== job 1355 ==
==> flow/design.v (excerpt) <==
module apb_ram (
  input presetn,
  input pclk,
  input psel,
  input penable,
  input pwrite,
  input [31:0] paddr, pwdata,
  output reg [31:0] prdata,
  output reg pready, pslverr
);
clock: 3.78 ns
lec_check: 0
abc_area: 1
cap_margin: 20
cell_pad_in_sites_detail_placement: 2
core_aspect_ratio: 1.27
core_margin: 5
core_utilization: 62
cts_cluster_diameter: 114
cts_cluster_size: 36
hold_slack_margin: -0.08
max_routing_layer: met4
place_density_lb_addon: 0.24
setup_slack_margin: 0.1
slew_margin: 20
tns_end_percent: 80
run.sh (not shown) runs the stock make flow with config.mk's settings and CLKGATE_MAP_FILE=.
Job 1355 got as far as 3_5_place_dp, where a tool error ended the run.
Setup changes, job 1355 to job 7125
- HOLD_SLACK_MARGIN removed (was -0.08)
- CTS_CLUSTER_DIAMETER removed (was 114)
- CORE_MARGIN changed from 5 to 2
- CTS_CLUSTER_SIZE removed (was 36)
- CORE_UTILIZATION changed from 62 to 40
- CORE_ASPECT_RATIO removed (was 1.27)
- MAX_ROUTING_LAYER removed (was met4)
- PLACE_DENSITY_LB_ADDON removed (was 0.24)
- CELL_PAD_IN_SITES_DETAIL_PLACEMENT removed (was 2)
- TNS_END_PERCENT removed (was 80)
- SETUP_SLACK_MARGIN removed (was 0.1)
- ABC_AREA removed (was 1)
- the clock period (ns, I/O delays scaled along) changed from 3.78 to 2.6
## What came out
Job 1355 | ERROR | 3_5_place_dp. Job 7125 did not stop at any stage, and its layout met the timing, design-rule and antenna checks. In job 7125 the vertical die dimension turned out 8.9 µm higher than in job 1355. Mux cell area share after synthesis ends up lower on job 1355. [compare] base=job 1355 new=job 7125: die size went up 29000 µm², post-synthesis sequential area ratio climbed 7.0 points, synthesized cell count lower. Summary — pre-placement core utilization, job 7125 relative to job 1355: lower, by 22 points. Taking job 1355 over job 7125, the summed instance area of the synthesized netlist ratio works out to 1.12. Job 1355 has lower placeable core region than job 7125.
Input-level comparison between job 7511 and job 7125:
- GPL_TIMING_DRIVEN: unset -> 0
- MAX_ROUTING_LAYER: unset -> met4
- GPL_ROUTABILITY_DRIVEN: unset -> 0
## What came out
Number of well taps: job 7125 vs job 7511 identical. From the logs: job 7511 reached the end of the flow and failed the layout checks with negative setup slack. Diff job 7125 -> job 7511: clock network power share now smaller, worst setup slack after placement now smaller, number of cells after detailed placement now larger, iteration-0 DRC count of the detailed router now larger.
What job 6144 does differently from job 7511 at the input level:
- MAX_ROUTING_LAYER: met4 -> unset
- GPL_ROUTABILITY_DRIVEN: 0 -> unset
- GPL_TIMING_DRIVEN: 0 -> unset
- the clock period (ns, I/O delays scaled along): 2.6 -> 1.65
==> comparison <==
- Job 6144: flow complete, layout not clean; failing: negative setup slack
- Final checks on job 7511, whose flow otherwise completed, came back failing, citing negative setup slack.
- Against job 7511, clock group total power in job 6144 came out worse.
- Between job 6144 and job 7511, data arrival at the endpoint of the critical path is higher for job 7511, job 6144 comes in under that.
- Job 6144 vs job 7511 — sequential share of power rose 0.8 points.
- Going from job 7511 to job 6144, final total negative setup slack fell 288.99 ns, count of buffers not belonging to the clock network in the layout about even.
- Job 6144 vs job 7511 — combinational power rose about 50%.
- Routed wire length: job 6144 better than job 7511

========
The RTL this note starts from:
==> flow/design.v <==
module apb_ram (
  input presetn,
  input pclk,
  input psel,
  input penable,
  input pwrite,
  input [31:0] paddr, pwdata,
  output reg [31:0] prdata,
  output reg pready, pslverr
);
  reg [31:0] mem [32];
  typedef enum {idle = 0, setup = 1, access = 2, transfer = 3} state_type;
  state_type state;
  always@(posedge pclk)
    begin
      if(presetn == 1'b0)  
        begin
        state <= idle;
        prdata <= 32'h00000000;
        pready <= 1'b0;
        pslverr <= 1'b0;
        for(int i = 0; i < 32; i++) 
        begin
          mem[i] <= 0;
        end
       end 
      else 
        begin
      case(state)
      idle : 
      begin
        prdata <= 32'h00000000;
        pready <= 1'b0;
        pslverr <= 1'b0;
        state   <= setup;
      end
      setup:  
      begin
           if(psel == 1'b1)
             state <= access;
           else
             state <= setup;
      end
      access: 
      begin 
        if(pwrite && penable) 
          begin
            if(paddr < 32) 
            begin
            mem[paddr] <= pwdata;
            state <= transfer;
            pslverr <= 1'b0;
            pready  <= 1'b1;
            end
            else 
            begin
            state <= transfer;
            pready <= 1'b1;
            pslverr <= 1'b1;
            end
          end
        else if (!pwrite && penable)
            begin
            if(paddr < 32) 
            begin
            prdata <= mem[paddr];
            state <= transfer;
            pready <= 1'b1;
            pslverr <= 1'b0;
            end
            else 
            begin
            state <= transfer;
            pready <= 1'b1;
            pslverr <= 1'b1;
            prdata <= 32'h00000000;
            end
          end
        else
           state <= setup;
       end  
        transfer: begin
          state <= setup;
          pready <= 1'b0;
          pslverr <= 1'b0;
        end
      default : state <= idle;
      endcase      
    end
  end
endmodule
clock: 2.13 ns
lec_check: 0
cap_margin: 20
core_margin: 2
core_utilization: 72
place_density: 0.66
slew_margin: 20
The baseline ran to the end with violations: setup timing.
Edit:
ABC_AREA = 1   (was not set)
CTS_CLUSTER_DIAMETER = 378   (was not set)
PLACE_DENSITY = 0.36   (was 0.66)
clock period = 1.9 ns   (was 2.13 ns; I/O delays follow)
The changed run produced a layout that fails on setup timing.
Via count goes up by 24%.
Cell area goes up by 8.7%.
Worst setup slack degrades by 0.033 ns.
Count of clock-buffer cells in the layout goes down by 6.
Final cell count goes up by 52%.
Edit:
ABC_AREA = not set   (was 1)
CTS_CLUSTER_DIAMETER = 397   (was 378)
PLACE_DENSITY = 0.66   (was 0.36)
SETUP_SLACK_MARGIN = -0.1   (was not set)
clock period = 1.74 ns   (was 1.9 ns; I/O delays follow)
Effect:
- The new run finished but fails on setup timing
- count of clock-buffer cells in the layout does not change
- register-to-register slack gets worse by 0.65 ns
- routed wire length went up by about a fifth
Edit:
CELL_PAD_IN_SITES_GLOBAL_PLACEMENT = 0   (was not set)
CORE_UTILIZATION = 69   (was 72)
CTS_CLUSTER_DIAMETER = not set   (was 397)
GPL_TIMING_DRIVEN = 1   (was not set)
HOLD_SLACK_MARGIN = -0.07   (was not set)
PLACE_DENSITY = not set   (was 0.66)
PLACE_DENSITY_LB_ADDON = 0.08   (was not set)
SETUP_SLACK_MARGIN = not set   (was -0.1)
SLEW_MARGIN = 40   (was 20)
clock period = 2.16 ns   (was 1.74 ns; I/O delays follow)
Outcome: The changed run finished with setup timing left. Wire length goes down by 20%. First-iteration DRC count goes down by about 33%. Setup slack gets better by 0.62 ns. Final cell count goes down by 3.8%. Combinational power goes down by about 30%. Sequential cell count stays the same.

========
Setup of trial 53:
Starts from the design.v that is shown in full above.
clock: 1.35 ns
lec_check: 0
abc_area: 0
cap_margin: 20
core_margin: 2
core_utilization: 70
cts_cluster_size: 16
setup_slack_margin: 0.4
slew_margin: 20
Final checks on trial 53, whose flow otherwise completed, came back failing, citing hold timing, setup timing.
Modified inputs, build 8 compared to trial 53
# trial 53
export LEC_CHECK = 0
export ABC_AREA = 0
export CAP_MARGIN = 20
export CORE_MARGIN = 2
export CORE_UTILIZATION = 70
export CTS_CLUSTER_SIZE = 16
export SETUP_SLACK_MARGIN = 0.4
export SLEW_MARGIN = 20
create_clock -name core_clock -period 1.35 [get_ports {pclk}]
# build 8
export LEC_CHECK = 0
export ABC_AREA = 1
export CAP_MARGIN = 20
export CORE_MARGIN = 2
export CORE_UTILIZATION = 72
export CTS_CLUSTER_DIAMETER = 378
export CTS_CLUSTER_SIZE = 18
export PLACE_DENSITY = 0.36
export SLEW_MARGIN = 20
create_clock -name core_clock -period 1.31 [get_ports {pclk}]
## What came out
- The flow completed for build 8, but it is not clean: the layout still shows setup timing.
- The run showing the smaller combinational share of power is trial 53.
- Trial 53 → build 8: core utilization went up 1.2 points, number of cells on the worst reg-to-reg path increased 2, non-clock buffer instance count of the final layout picked up an extra 3.4%.

========
Setup of raven:
RTL: the design.v shown in full above, as it stands there.
Settings: LEC_CHECK=0, CAP_MARGIN=20, CELL_PAD_IN_SITES_GLOBAL_PLACEMENT=0, CORE_MARGIN=2, CORE_UTILIZATION=67, GPL_TIMING_DRIVEN=1, HOLD_SLACK_MARGIN=-0.07, SLEW_MARGIN=40; clock period 1.4 ns.
raven finished all stages; layout check result: FAIL, due to setup timing.
#### Input delta (quartz over raven)
Settings: changing CORE_UTILIZATION from 67 to 40; changing SLEW_MARGIN from 40 to 20; removing HOLD_SLACK_MARGIN (formerly -0.07); removing GPL_TIMING_DRIVEN (formerly 1); setting SETUP_SLACK_MARGIN to 0.09 for the first time; removing CELL_PAD_IN_SITES_GLOBAL_PLACEMENT (formerly 0); changing the clock period (ns, I/O delays scaled along) from 1.4 to 2.36.
## What came out
- quartz went all the way through synthesis, placement and routing and the layout is clean on timing, DRC and antenna.
- Going from raven to quartz, antenna diode instance count shrinks by 5.
- Delta (quartz minus raven): final cell count saw an increase, final critical delay including setup and external delays rose by 0.10 ns.
- [compare] base=raven new=quartz: global-route wire length before repair rose about 1.3%, core utilization of the finished layout went down 36 points, final setup slack of the worst path rose 0.86 ns.
### quartz -> yarrow
Settings: putting ABC_AREA at 1 where nothing was set; clearing SETUP_SLACK_MARGIN, which used to be 0.09; swapping 40 for 72 in CORE_UTILIZATION; putting CTS_CLUSTER_DIAMETER at 378 where nothing was set; putting PLACE_DENSITY_LB_ADDON at 0.06 where nothing was set; putting CTS_CLUSTER_SIZE at 15 where nothing was set; swapping 2.36 for 1.31 in the clock period (ns, I/O delays scaled along).
### Flow results
Layout checks on yarrow: not met. Flow itself completed; violations: setup timing.
Going from quartz to yarrow, power density relative to cell area saw an increase; total of clock buffers placed in the layout saw a decrease; first-pass GRT wire length saw an increase; internal power of the cells saw an increase.
NOTE power quartz->yarrow increased by more than half
quartz reports its worst setup path endpoint as mem[29][19] while yarrow reports prdata[18].
Setup changes, yarrow to lagoon
Settings: CTS_CLUSTER_SIZE: 15 -> unset; ABC_AREA: 1 -> unset; CORE_UTILIZATION: 72 -> 40; CTS_CLUSTER_DIAMETER: 378 -> unset; PLACE_DENSITY_LB_ADDON: 0.06 -> unset; the clock period (ns, I/O delays scaled along): 1.31 -> 2.36.
--- outcome ---
The flow did not stop early for lagoon: all stages ran, and the layout cleared the timing, design-rule and antenna checks. The critical path start-end classification comes out in2reg in one run and reg2out in the other, namely in yarrow and lagoon respectively. For yarrow, the beginning of the critical path was paddr[0], unlike lagoon, where it was prdata[25]. The lower minimum setup slack after placement of yarrow and lagoon is in yarrow. Portion of the layout cell area used by non-clock buffers: lagoon < yarrow. In lagoon relative to yarrow, total number of multi-input combinational cells had gone down by more than a quarter. Summary: with yarrow as the reference, clock buffer count in the final layout in lagoon moved up by more than 10%. Looking at synthesized netlist net count, lagoon sits about 40% lower than yarrow does. NOTE gate count of the mapped netlist yarrow->lagoon decreased by more than a quarter.
What sierra does differently from lagoon at the input level:
Settings: changing CORE_UTILIZATION from 40 to 68; setting CTS_CLUSTER_DIAMETER to 378 for the first time; setting ABC_AREA to 1 for the first time; changing the clock period (ns, I/O delays scaled along) from 2.36 to 1.31.
Count of vias placed by the detailed router: sierra and lagoon compared, higher one is sierra. Sort sierra and lagoon by global-route usage over all layers asc -> top: lagoon. Area growth from synthesis to final layout ended up 4.8 points higher on sierra than on lagoon. [sierra] non-clock buffer count rose 84 relative to lagoon. For the standard-cell row count, sierra came in about 20% lower than lagoon did. Comparing routed wire length for sierra and lagoon, the bigger number came from sierra. Compared with lagoon, sierra shows a via count of the first global-routing pass that is 10300 higher. sierra vs lagoon: critical path's largest stage delay down. No crash in sierra: every stage finished, but the layout fails its final checks due to setup timing. In the flow results for sierra and lagoon, the portion of total power attributed to combinational logic is smaller on lagoon. On total of endpoints with negative setup slack in the final report: between sierra and lagoon, it ends up lower for lagoon.

========
// apb_ram: RTL as listed in full above, without the edits since
clock: 2.6 ns
lec_check: 0
cap_margin: 20
core_margin: 8
core_utilization: 40
gpl_routability_driven: 0
gpl_timing_driven: 0
hold_slack_margin: -0.04
max_routing_layer: met5
setup_slack_margin: 0.33
slew_margin: 30
tns_end_percent: 95
Rerun with:
Settings changed: CORE_MARGIN 8 to 2, CORE_UTILIZATION 40 to 71, GPL_ROUTABILITY_DRIVEN 0 to default, GPL_TIMING_DRIVEN 0 to default, HOLD_SLACK_MARGIN -0.04 to default, MAX_ROUTING_LAYER met5 to default, SETUP_SLACK_MARGIN 0.33 to default, SLEW_MARGIN 30 to 20, TNS_END_PERCENT 95 to default.
Clock period 2.6 ns to 2.36 ns, I/O delays scaled along.
What happened: The new run produced a clean layout. Clock power climbs by a few percent. Flip-flop count is unchanged. Die size fell by well over a third. Via count shrinks by a little under a tenth. Global-route usage climbs by 15 points. Worst setup slack is better by 29 ps. Non-clock buffer count went down by 212. Final cell count falls by about a fifth. Total power goes up by a few percent.
Power figures rest on the tool's default switching activity, not on a simulated workload.
